==> job 1155: inputs <==
// fixed_point_alu
module fixed_point_alu (
    input clk,
    input rst,
    input [1:0] op,           
    input signed [15:0] a,    
    input signed [15:0] b,    
    output reg signed [23:0] out,   
    output reg overflow       
);
export LEC_CHECK = 0
export ABC_AREA = 0
export CAP_MARGIN = 20
export CORE_MARGIN = 2
export CORE_UTILIZATION = 70
export CTS_CLUSTER_DIAMETER = 190
export CTS_CLUSTER_SIZE = 24
export HOLD_SLACK_MARGIN = 0.23
export SETUP_SLACK_MARGIN = 1.62
export SLEW_MARGIN = 20
create_clock -name core_clock -period 13.1 [get_ports {clk}]
run.sh (not shown) runs the stock make flow with config.mk's settings and CLKGATE_MAP_FILE=.
==> job 4957 (differences from job 1155) <==
ABC_AREA = unset   (was 0)
CORE_UTILIZATION = 40   (was 70)
CTS_CLUSTER_DIAMETER = 386   (was 190)
CTS_CLUSTER_SIZE = 98   (was 24)
HOLD_SLACK_MARGIN = unset   (was 0.23)
SETUP_SLACK_MARGIN = unset   (was 1.62)
TNS_END_PERCENT = 5   (was unset)
==> flow/constraint.sdc (replaced) <==
create_clock -name core_clock -period 60.0 [get_ports {clk}]
set_input_delay 12.0000 -clock core_clock [delete_from_list [all_inputs] [get_ports {clk}]]
set_output_delay 12.0000 -clock core_clock [all_outputs]
set_load 0.01 [all_outputs]
==> job 3083 (differences from job 1155) <==
ABC_AREA = 1   (was 0)
CORE_UTILIZATION = 68   (was 70)
CTS_CLUSTER_DIAMETER = 336   (was 190)
CTS_CLUSTER_SIZE = 33   (was 24)
HOLD_SLACK_MARGIN = unset   (was 0.23)
SETUP_SLACK_MARGIN = unset   (was 1.62)
==> flow/constraint.sdc (replaced) <==
create_clock -name core_clock -period 53.2 [get_ports {clk}]
set_input_delay 10.6400 -clock core_clock [delete_from_list [all_inputs] [get_ports {clk}]]
set_output_delay 10.6400 -clock core_clock [all_outputs]
set_load 0.01 [all_outputs]
==> job 832 (differences from job 1155) <==
ABC_AREA = 1   (was 0)
CORE_UTILIZATION = 68   (was 70)
CTS_CLUSTER_DIAMETER = 381   (was 190)
CTS_CLUSTER_SIZE = 98   (was 24)
HOLD_SLACK_MARGIN = unset   (was 0.23)
SETUP_SLACK_MARGIN = unset   (was 1.62)
TNS_END_PERCENT = 15   (was unset)
==> flow/constraint.sdc (replaced) <==
create_clock -name core_clock -period 70.3 [get_ports {clk}]
set_input_delay 14.0600 -clock core_clock [delete_from_list [all_inputs] [get_ports {clk}]]
set_output_delay 14.0600 -clock core_clock [all_outputs]
set_load 0.01 [all_outputs]
==> qor summary <==
metric                                                                                  job 4957        job 1155        job 3083                   job 832
Routed wl met2                                                                          55200 um               -               -                  39600 um
Placed cell areas                                                                    33500 sq um     41800 sq um     38700 sq um               30400 sq um
Transition time of the tightest slew-check pin                                          0.977 ns               -               -                  0.991 ns
Area growth from synthesis to layout                                                       16.8%               -               -                     6.80%
Fraction of area in non-clock buffers                                                      8.31%               -               -                     4.68%
Dominant kind of cell by area                                                        logic gates               -               -               logic gates
Status                                                                   complete, no violations  did not finish  did not finish   complete, no violations
Failing step                                                                                   -         4_1_cts         5_1_grt                         -
Slew Limit Headroom                                                                        34.3%               -               -                     33.9%
Worst Path Class, Setup                                                                   in2reg               -               -                    in2reg
Final Instance Area                                                                  35300 sq um               -               -               31400 sq um
Endpoint required time on the critical path                                             60.15 ns               -               -                  70.44 ns
Detailed placement HPWL                                                                 94500 um       133000 um        92400 um                  70000 um
Worst setup path start                                                                     a[10]               -               -                      a[3]
Final Worst Setup Slack                                                                  1.87 ns               -               -                   4.62 ns
Pre-Place Util                                                                             40.5%           70.6%           68.6%                     68.6%
Most Frequent Cell on Critical Path                                        sky130_fd_sc_hd__ha_1               -               -  sky130_fd_sc_hd__nand2_1
Via Count                                                                                  31369               -               -                     28990
Core Area                                                                            74600 sq um     42800 sq um     42900 sq um               42900 sq um
Clk_buf instances                                                                              3               -               -                         3
Weighted congestion reported at the end of routability-driven placement                     1.01            1.12            1.02                     0.981
